== v18 ==
==> flow/design.v (excerpt) <==
module mac_demo(input    clk, 
           input    reset, 
           input    ena,
   	   input    signed [16-1 : 0] k,
           input    signed [16-1 : 0] x,   
           output   signed [2 * 16 - 1 : 0] acc_out
          ) ;
           wire     signed [2 * 16 - 1 : 0] p ;
           wire     signed [2 * 16 - 1 : 0] acc_in ;
   multiplier  #(.width(16)) mult_0(.multiplicand(k),
                                          .multiplier(x),
                       			  .product(p)
                			  ) ;
   adder     #(.width(2*16)) add_0(.a(p),
                			 .b(acc_out),
                			 .sum(acc_in)
               				) ;
   accumulator  #(.width(2*16))  acc_0(.clk(clk),
                   			     .reset(reset),
                   			     .ena(ena),
                   			     .acc_in(acc_in),
                   			     .acc_out(acc_out)
                   			) ;
endmodule
clock: 4.46 ns
lec_check: 0
abc_area: 1
cap_margin: 20
core_margin: 2
core_utilization: 67
cts_cluster_diameter: 359
cts_cluster_size: 99
place_density: 0.37
slew_margin: 20
run.sh (not shown) runs the stock make flow with config.mk's settings and CLKGATE_MAP_FILE=.
Status: v18 FAILED at global routing (tool error)
## Diff of input files: v56 against v18
- PLACE_DENSITY removed (was 0.37)
- CTS_CLUSTER_DIAMETER removed (was 359)
- CTS_CLUSTER_SIZE removed (was 99)
- CORE_UTILIZATION changed from 67 to 40
- ABC_AREA removed (was 1)
- the clock period (ns, I/O delays scaled along) changed from 4.46 to 6.89
Notes after the runs:
- Of v56 and v18, just one finished clean: v56.
- Comparing v56 and v18, number of standard cells after synthesis is lower on v56.
- Sequential-to-total area share from yosys stat: v56 vs v18 up 0.34 points
- [v56 vs v18] area after synthesis: lower in v56
Modified inputs, v59 compared to v56
- HOLD_SLACK_MARGIN: unset -> 0.27
- ABC_AREA: unset -> 1
- CTS_CLUSTER_DIAMETER: unset -> 42
- CORE_UTILIZATION: 40 -> 68
- the clock period (ns, I/O delays scaled along): 6.89 -> 3.83
--- outcome ---
- Apart from v59, each of v59 and v56 ends the flow with a layout that passes the timing, DRC and antenna checks.
- v59 did not finish; the tool stopped in global routing with error DPL-0038.
- Diff v59 and v56: number of distinct library cell variants in the gate-level netlist after synthesis higher in v56
- [v59] post-CTS setup-driven buffer insertion count rose 50 relative to v56
- The run showing the greater count of instances resized after the clock tree is built is v59.
- Summary of the comparison: net count of the mapped netlist is higher in v59, relative to v56.
- Summary — horizontal extent of the die, v59 relative to v56: lower, by about 20%.
- v59 vs v56 on synthesized chip area reported by yosys: v59 is the higher one.
- Delta(area fraction in and, or, nand and nor cells after synthesis, v59 - v56) > 0
- Going from v56 to v59, total placed cells including tap cells has increased; count of state elements after synthesis neither gained nor lost much; cell area after synthesis shows an increase of 820 sq um; post-synthesis adder-cell area fraction saw a decrease.
[inputs] v49 vs v59
- clearing CTS_CLUSTER_DIAMETER, which used to be 42
- clearing HOLD_SLACK_MARGIN, which used to be 0.27
- clearing ABC_AREA, which used to be 1
- swapping 68 for 46 in CORE_UTILIZATION
- swapping 3.83 for 6.89 in the clock period (ns, I/O delays scaled along)
### Flow results
- Ran to the end and failed final checks on negative setup slack: v49.
- v59 -> v49: unique cell type count in the Yosys netlist increased by more than half
- Worst-case setup slack after placement in v49 vs v59: up 1920 ps
- Placeable core area in v49 is 39% higher than in v59
- v49 ends up with lower post-synthesis share of cell area spent on and, or, nand and nor gates than v59 does.
- v49 against v59: synthesized cell count went down, synthesized net count went down, synthesized area went down.
Inputs modified between v49 and v9:
- changing CORE_UTILIZATION from 46 to 43
- changing the clock period (ns, I/O delays scaled along) from 6.89 to 4.18
Results
Reported for v9 and v49, area share of and/or/nand/nor cells after synthesis turned out identical to the last digit.
In v9 the non-clock buffer count turned out 70 higher than in v49.
v9 completed end to end; final checks failed (negative setup slack).
Diff v49 -> v9 | chip area | up by a few percent
v9 vs v49, worst setup slack went down by 2090 ps.
Against v49 as the reference, v9 delivers a higher final design utilization.
| wire length | v9 vs v49 | about 10% higher |
Between v9 and v49, it is v9 whose number of global-route vias before repair is higher, by 3.7%.
From v9 to v49, number of H-tree levels did not move at all.
Going from v49 to v9, the total area of multi-input combinational cells was found to have gone up by about 5%.

---

Setup of north:
Starting RTL as in the previous note.
## mac_demo
module mac_demo(input    clk, 
           input    reset, 
           input    ena,
   	   input    signed [16-1 : 0] k,
           input    signed [16-1 : 0] x,   
           output   signed [2 * 16 - 1 : 0] acc_out
          ) ;
           wire     signed [2 * 16 - 1 : 0] p ;
           wire     signed [2 * 16 - 1 : 0] acc_in ;
   multiplier  #(.width(16)) mult_0(.multiplicand(k),
                                          .multiplier(x),
                       			  .product(p)
                			  ) ;
   adder     #(.width(2*16)) add_0(.a(p),
                			 .b(acc_out),
                			 .sum(acc_in)
               				) ;
   accumulator  #(.width(2*16))  acc_0(.clk(clk),
                   			     .reset(reset),
                   			     .ena(ena),
                   			     .acc_in(acc_in),
                   			     .acc_out(acc_out)
                   			) ;
endmodule
clock: 6.3 ns
lec_check: 0
cap_margin: 20
core_aspect_ratio: 0.98
core_margin: 2
core_utilization: 72
cts_cluster_diameter: 137
cts_cluster_size: 67
gpl_routability_driven: 1
gpl_timing_driven: 1
max_routing_layer: met4
place_density_lb_addon: 0.01
setup_slack_margin: -0.19
slew_margin: 35
tns_end_percent: 60
north: all stages done; final checks FAILED (negative setup slack).
Modified inputs, south compared to north
Settings: CTS_CLUSTER_DIAMETER no longer set, was 137; CORE_UTILIZATION now 58, was 72; GPL_ROUTABILITY_DRIVEN now 0, was 1; CTS_CLUSTER_SIZE no longer set, was 67; TNS_END_PERCENT now 40, was 60; CORE_ASPECT_RATIO now 0.54, was 0.98; PLACE_DENSITY_LB_ADDON now 0.22, was 0.01; the clock period (ns, I/O delays scaled along) now 6.16, was 6.3.
Findings:
- Reported for south and north, count of flip-flops and latches turned out identical to the last digit.
- To summarise south: no stage aborted, but the layout did not pass its checks, failing on negative setup slack.
- Summary of south over north: number of signal-net buffers in the layout now sits lower, number of detailed-routing iterations run before antenna repair now smaller.
- Going from north to south, post-detailed-route via-to-cell ratio shrank by more than 10%.
- south vs. north: cell area after layout did not really move; final worst setup slack higher.
- south packs its core more loosely than north.
### south -> east
Settings: changing GPL_TIMING_DRIVEN from 1 to 0; removing TNS_END_PERCENT (formerly 40); changing CORE_UTILIZATION from 58 to 39.
==> comparison <==
The flow for east finished, though final verification flagged negative setup slack. Comparing number of logic stages on the critical path including buffering for south and east, the smaller number came from south. Going from south to east, the setup slack was found to have gone up by 0.030 ns. Compared to south, east has final period demand of the worst path 0.030 ns lower. Going from south to east, number of placed instances, taps included grows by about 0.34%. Cmp east vs south: hold slack lower in east.

---

== run A ==
The RTL this note starts from:
==> flow/design.v <==
module multiplier  #(parameter width = 16)
   ( input    signed  [width-1 : 0] multiplicand,
     input    signed  [width-1 : 0] multiplier,   
     output   signed  [2 * width - 1 : 0] product
   ) ;
   assign  product = multiplicand * multiplier ;
endmodule
module  adder  #(parameter width = 32)  
		( input   signed [width-1 : 0] a ,
		  input   signed [width-1 : 0] b , 
		  output  signed [width-1 : 0] sum
		) ;
    assign   sum = a + b ;
endmodule
module accumulator #(parameter width = 32) 
	(input    clk,
     	 input    ena,
         input    reset,
         input	  signed [width - 1 : 0] acc_in,
   	 output   reg signed [width - 1 : 0] acc_out
	) ;
   always @(posedge clk) begin
      if (reset)  acc_out <= 0 ;
      else if (ena) acc_out <= acc_in ;
   end
endmodule
module mac_demo(input    clk, 
           input    reset, 
           input    ena,
   	   input    signed [16-1 : 0] k,
           input    signed [16-1 : 0] x,   
           output   signed [2 * 16 - 1 : 0] acc_out
          ) ;
           wire     signed [2 * 16 - 1 : 0] p ;
           wire     signed [2 * 16 - 1 : 0] acc_in ;
   multiplier  #(.width(16)) mult_0(.multiplicand(k),
                                          .multiplier(x),
                       			  .product(p)
                			  ) ;
   adder     #(.width(2*16)) add_0(.a(p),
                			 .b(acc_out),
                			 .sum(acc_in)
               				) ;
   accumulator  #(.width(2*16))  acc_0(.clk(clk),
                   			     .reset(reset),
                   			     .ena(ena),
                   			     .acc_in(acc_in),
                   			     .acc_out(acc_out)
                   			) ;
endmodule
Settings: LEC_CHECK=0, CAP_MARGIN=20, CORE_MARGIN=2, CORE_UTILIZATION=72, CTS_CLUSTER_SIZE=79, HOLD_SLACK_MARGIN=-0.1, PLACE_DENSITY=0.35, SLEW_MARGIN=20, TNS_END_PERCENT=5; clock period 6.52 ns.
| run A | all stages done | FAIL | negative setup slack |
Modified inputs, run B compared to run A
- PLACE_DENSITY no longer set, was 0.35
- CORE_UTILIZATION now 69, was 72
- TNS_END_PERCENT no longer set, was 5
- CTS_CLUSTER_SIZE now 28, was 79
- HOLD_SLACK_MARGIN no longer set, was -0.1
- the clock period (ns, I/O delays scaled along) now 4.52, was 6.52
### Flow results
From run A to run B the numbers moved as follows: die area higher; height of the die shows an increase of 2.1%. Measured against each other, run B and run A differ in post-cts resize count, the lower figure coming from run A. The floorplan die width reported for run B is greater than that of run A by 2.1%. Run B never completed, since it errored out during global routing (5_1_grt). Starting density of the core, run B and run A: higher on run A. Standard-cell row count went up by a few percent going from run A to run B.

---

// mac_demo: RTL as listed in full above, without the edits since
clock: 6.3 ns
lec_check: 0
abc_area: 1
cap_margin: 20
core_aspect_ratio: 1.35
core_margin: 2
core_utilization: 67
cts_cluster_diameter: 268
cts_cluster_size: 95
place_density: 0.4
slew_margin: 20
The starting point completed, yet does not pass: negative setup slack.
Change:
ABC_AREA = unset   (was 1)
CORE_ASPECT_RATIO = unset   (was 1.35)
CORE_UTILIZATION = 72   (was 67)
CTS_CLUSTER_DIAMETER = 396   (was 268)
PLACE_DENSITY = 0.36   (was 0.4)
clock period = 5.93 ns   (was 6.3 ns; I/O delays follow)
The changed run reached the layout checks and failed them: negative setup slack.
Setup slack is worse by 0.74 ns.
Synthesized cell count decreases by about a fifth.
Via count decreases by about a fifth.
Sequential cell count is unchanged.
Change:
CORE_UTILIZATION = 40   (was 72)
CTS_CLUSTER_DIAMETER = unset   (was 396)
CTS_CLUSTER_SIZE = unset   (was 95)
PLACE_DENSITY = unset   (was 0.36)
clock period = 7.0 ns   (was 5.93 ns; I/O delays follow)
This time the run completed with no timing, DRC or antenna violations.
Setup slack improved by 1.3 ns.
Wire length goes down by 27%.
Change:
ABC_AREA = 1   (was unset)
CAP_MARGIN = 15   (was 20)
CELL_PAD_IN_SITES_DETAIL_PLACEMENT = 1   (was unset)
CELL_PAD_IN_SITES_GLOBAL_PLACEMENT = 2   (was unset)
CORE_ASPECT_RATIO = 0.86   (was unset)
CTS_CLUSTER_DIAMETER = 289   (was unset)
CTS_CLUSTER_SIZE = 31   (was unset)
MAX_ROUTING_LAYER = met4   (was unset)
PLACE_DENSITY_LB_ADDON = 0.1   (was unset)
SETUP_SLACK_MARGIN = 1.95   (was unset)
What happened: Final area increases by about 25%; worst hold slack is better by 0.081 ns; non-clock buffer count increases by 73; clock skew barely changes; die area increases by 6.7%; setup slack is better by 0.39 ns; routed wire length increases by 63%.
Change:
CELL_PAD_IN_SITES_DETAIL_PLACEMENT = 2   (was 1)
CTS_CLUSTER_SIZE = 36   (was 31)
With this change the flow aborted during clock tree synthesis.
Die area stays the same.
Synthesized area does not change.
Synthesized cell count is unchanged.

---

// mac_demo: RTL as listed in full above, without the edits since
Settings: LEC_CHECK=0, CAP_MARGIN=20, CORE_MARGIN=2, CORE_UTILIZATION=68, CTS_CLUSTER_DIAMETER=42, SLEW_MARGIN=20; clock period 6.45 ns.
The starting point ran to the end with violations: setup timing.
Rerun with:
- CORE_MARGIN: 2 -> 9
- CORE_UTILIZATION: 68 -> 63
- CTS_CLUSTER_DIAMETER: 42 -> default
- TNS_END_PERCENT: default -> 5
- clock period: 6.45 -> 7.0 ns (I/O delays scaled with it)
Outcome: This time the run finished clean. Clock-buffer cell count is lower by 1. Design area is lower by a few percent. Sequential cell count is unchanged.
Rerun with:
- ABC_AREA: default -> 1
- CAP_MARGIN: 20 -> 15
- CELL_PAD_IN_SITES_DETAIL_PLACEMENT: default -> 2
- CELL_PAD_IN_SITES_GLOBAL_PLACEMENT: default -> 2
- CORE_ASPECT_RATIO: default -> 0.86
- CORE_MARGIN: 9 -> 2
- CORE_UTILIZATION: 63 -> 40
- CTS_CLUSTER_DIAMETER: default -> 289
- CTS_CLUSTER_SIZE: default -> 86
- MAX_ROUTING_LAYER: default -> met4
- SETUP_SLACK_MARGIN: default -> 1.95
- TNS_END_PERCENT: 5 -> default
The changed run never finished: it broke off in clock tree synthesis, error DPL-0033.
Synthesized area climbs by 6.9%.
Synthesized cell count came out higher by 29%.
Die size rises by 38%.
Rerun with:
- ABC_AREA: 1 -> default
- CAP_MARGIN: 15 -> 20
- CELL_PAD_IN_SITES_DETAIL_PLACEMENT: 2 -> default
- CELL_PAD_IN_SITES_GLOBAL_PLACEMENT: 2 -> default
- CORE_ASPECT_RATIO: 0.86 -> 1.03
- CTS_CLUSTER_DIAMETER: 289 -> default
- CTS_CLUSTER_SIZE: 86 -> default
- GPL_TIMING_DRIVEN: default -> 0
- MAX_ROUTING_LAYER: met4 -> default
- SETUP_SLACK_MARGIN: 1.95 -> default
This time the run produced a clean layout.
Die size falls by 6.3%.
Synthesized area decreases by 6.4%.
Synthesized cell count decreases by 23%.

---

// mac_demo: RTL as listed in full above, without the edits since
export LEC_CHECK = 0
export CAP_MARGIN = 20
export CORE_MARGIN = 2
export CORE_UTILIZATION = 72
export CTS_CLUSTER_SIZE = 28
export PLACE_DENSITY = 0.71
export SETUP_SLACK_MARGIN = 1.15
export SLEW_MARGIN = 20
create_clock -name core_clock -period 4.52 [get_ports {clk}]
The starting point aborted during global routing (DPL-0038).
Then changed:
CTS_CLUSTER_DIAMETER = 36   (was not set)
CTS_CLUSTER_SIZE = 50   (was 28)
PLACE_DENSITY = not set   (was 0.71)
PLACE_DENSITY_LB_ADDON = 0.04   (was not set)
SETUP_SLACK_MARGIN = not set   (was 1.15)
clock period = 6.58 ns   (was 4.52 ns; I/O delays follow)
Effect: With this change the flow finished but failed the layout checks on negative setup slack; synthesized area stays the same; die size stays the same; synthesized cell count does not change.

---

try-maple:
Starts from the design.v that is shown in full above.
make LEC_CHECK=0 ABC_AREA=1 CAP_MARGIN=20 CORE_MARGIN=2 CORE_UTILIZATION=67 CTS_CLUSTER_DIAMETER=268 CTS_CLUSTER_SIZE=95 PLACE_DENSITY=0.4 SETUP_SLACK_MARGIN=1.25 SLEW_MARGIN=20 TNS_END_PERCENT=10 finish   # period 6.3 ns
try-maple never completed, since it errored out during 5_1_grt.
The following lists how try-yarrow was set up differently from try-maple:
- an added HOLD_SLACK_MARGIN of -0.09
- a change of SETUP_SLACK_MARGIN from 1.25 to -0.38
- a change of CTS_CLUSTER_DIAMETER from 268 to 137
- an added GPL_TIMING_DRIVEN of 1
- a change of CTS_CLUSTER_SIZE from 95 to 79
- an added GPL_ROUTABILITY_DRIVEN of 1
- a change of CORE_UTILIZATION from 67 to 72
- an added PLACE_DENSITY_LB_ADDON of 0.01
- a change of TNS_END_PERCENT from 10 to 40
- a change of CAP_MARGIN from 20 to 30
- a deleted ABC_AREA that had been 1
- a deleted PLACE_DENSITY that had been 0.4
- an added CORE_ASPECT_RATIO of 0.98
- an added MAX_ROUTING_LAYER of met4
- a change of SLEW_MARGIN from 20 to 35
[summary]
The higher estimated wirelength of the detail-placed design of try-maple and try-yarrow is in try-maple. try-yarrow -> stages 100% | layout checks FAIL | setup timing. Higher share of synthesized area occupied by flip-flops and latches goes to try-yarrow over try-maple. Between try-maple and try-yarrow, the horizontal extent of the die is higher for try-maple. On try-yarrow: placement-stage worst setup slack is 480 ps lower than what try-maple gave. Between try-maple and try-yarrow, area of the placeable core is higher for try-maple, try-yarrow comes in under that.
What try-quartz does differently from try-yarrow at the input level:
- SLEW_MARGIN: 35 -> 20
- GPL_ROUTABILITY_DRIVEN: 1 -> unset
- CORE_ASPECT_RATIO: 0.98 -> unset
- CAP_MARGIN: 30 -> 20
- MAX_ROUTING_LAYER: met4 -> unset
- PLACE_DENSITY: unset -> 0.4
- CTS_CLUSTER_DIAMETER: 137 -> 268
- TNS_END_PERCENT: 40 -> unset
- CTS_CLUSTER_SIZE: 79 -> 95
- HOLD_SLACK_MARGIN: -0.09 -> unset
- GPL_TIMING_DRIVEN: 1 -> unset
- SETUP_SLACK_MARGIN: -0.38 -> unset
- PLACE_DENSITY_LB_ADDON: 0.01 -> unset
- CORE_UTILIZATION: 72 -> 67
### Flow results
Status try-quartz: flow complete, layout not clean - setup timing
Summary of try-quartz over try-yarrow: number of cells in the finished layout apart from fillers +about 3.2%, growth of design area from synthesis to finish +6.3 points.
Comparing met3 demand-to-capacity share in global routing for try-yarrow and try-quartz, the bigger number came from try-yarrow.
Compared with try-yarrow, try-quartz shows a higher final-layout non-clock buffer area share.
Start point of the critical path: k[5] -> try-quartz, x[2] -> try-yarrow
For try-tundra, these inputs were changed with respect to try-quartz:
- a change of PLACE_DENSITY from 0.4 to 0.36
- a change of CTS_CLUSTER_DIAMETER from 268 to 391
- a change of CORE_UTILIZATION from 67 to 72
- a change of the clock period (ns, I/O delays scaled along) from 6.3 to 5.93
[summary]
- Nothing crashed in try-tundra and all stages finished; the problem is that the final layout failed, the offending checks being setup timing.
- try-tundra: wire length on met1 2.9% above try-quartz
- try-tundra against try-quartz; first-iteration DRC count is up by more than 100%.
- Row setup slack of the critical path after layout: try-tundra lower / try-quartz higher
- try-quartz → try-tundra: wire length of the first global-routing pass grew by about 7%; area of the placeable core shrank by 1300 µm²; cell area after layout held steady; number of synthesized flops with an enable pin held steady.
- Number of setup buffers added after CTS (lower): try-tundra
- Summary: with try-quartz as the reference, via density per instance in try-tundra moved up by more than 10%.
--- input diff try-tundra..try-juniper ---
- CTS_CLUSTER_SIZE: 95 -> 28
- CTS_CLUSTER_DIAMETER: 391 -> 375
- PLACE_DENSITY: 0.36 -> unset
- the clock period (ns, I/O delays scaled along): 5.93 -> 3.68
==> results <==
- try-juniper did not make it past 5_1_grt, where a tool error ended it.
- Across both runs, worst slack at placement was lower for try-juniper than for try-tundra.
- Going from try-tundra to try-juniper, count of unique library cells instantiated by Yosys shows no meaningful change, placed wire-length estimate rose by 6.3%, site row count roughly the same, final estimated routing congestion in global placement picked up an extra 0.018, post-cts gate resize count saw an increase.
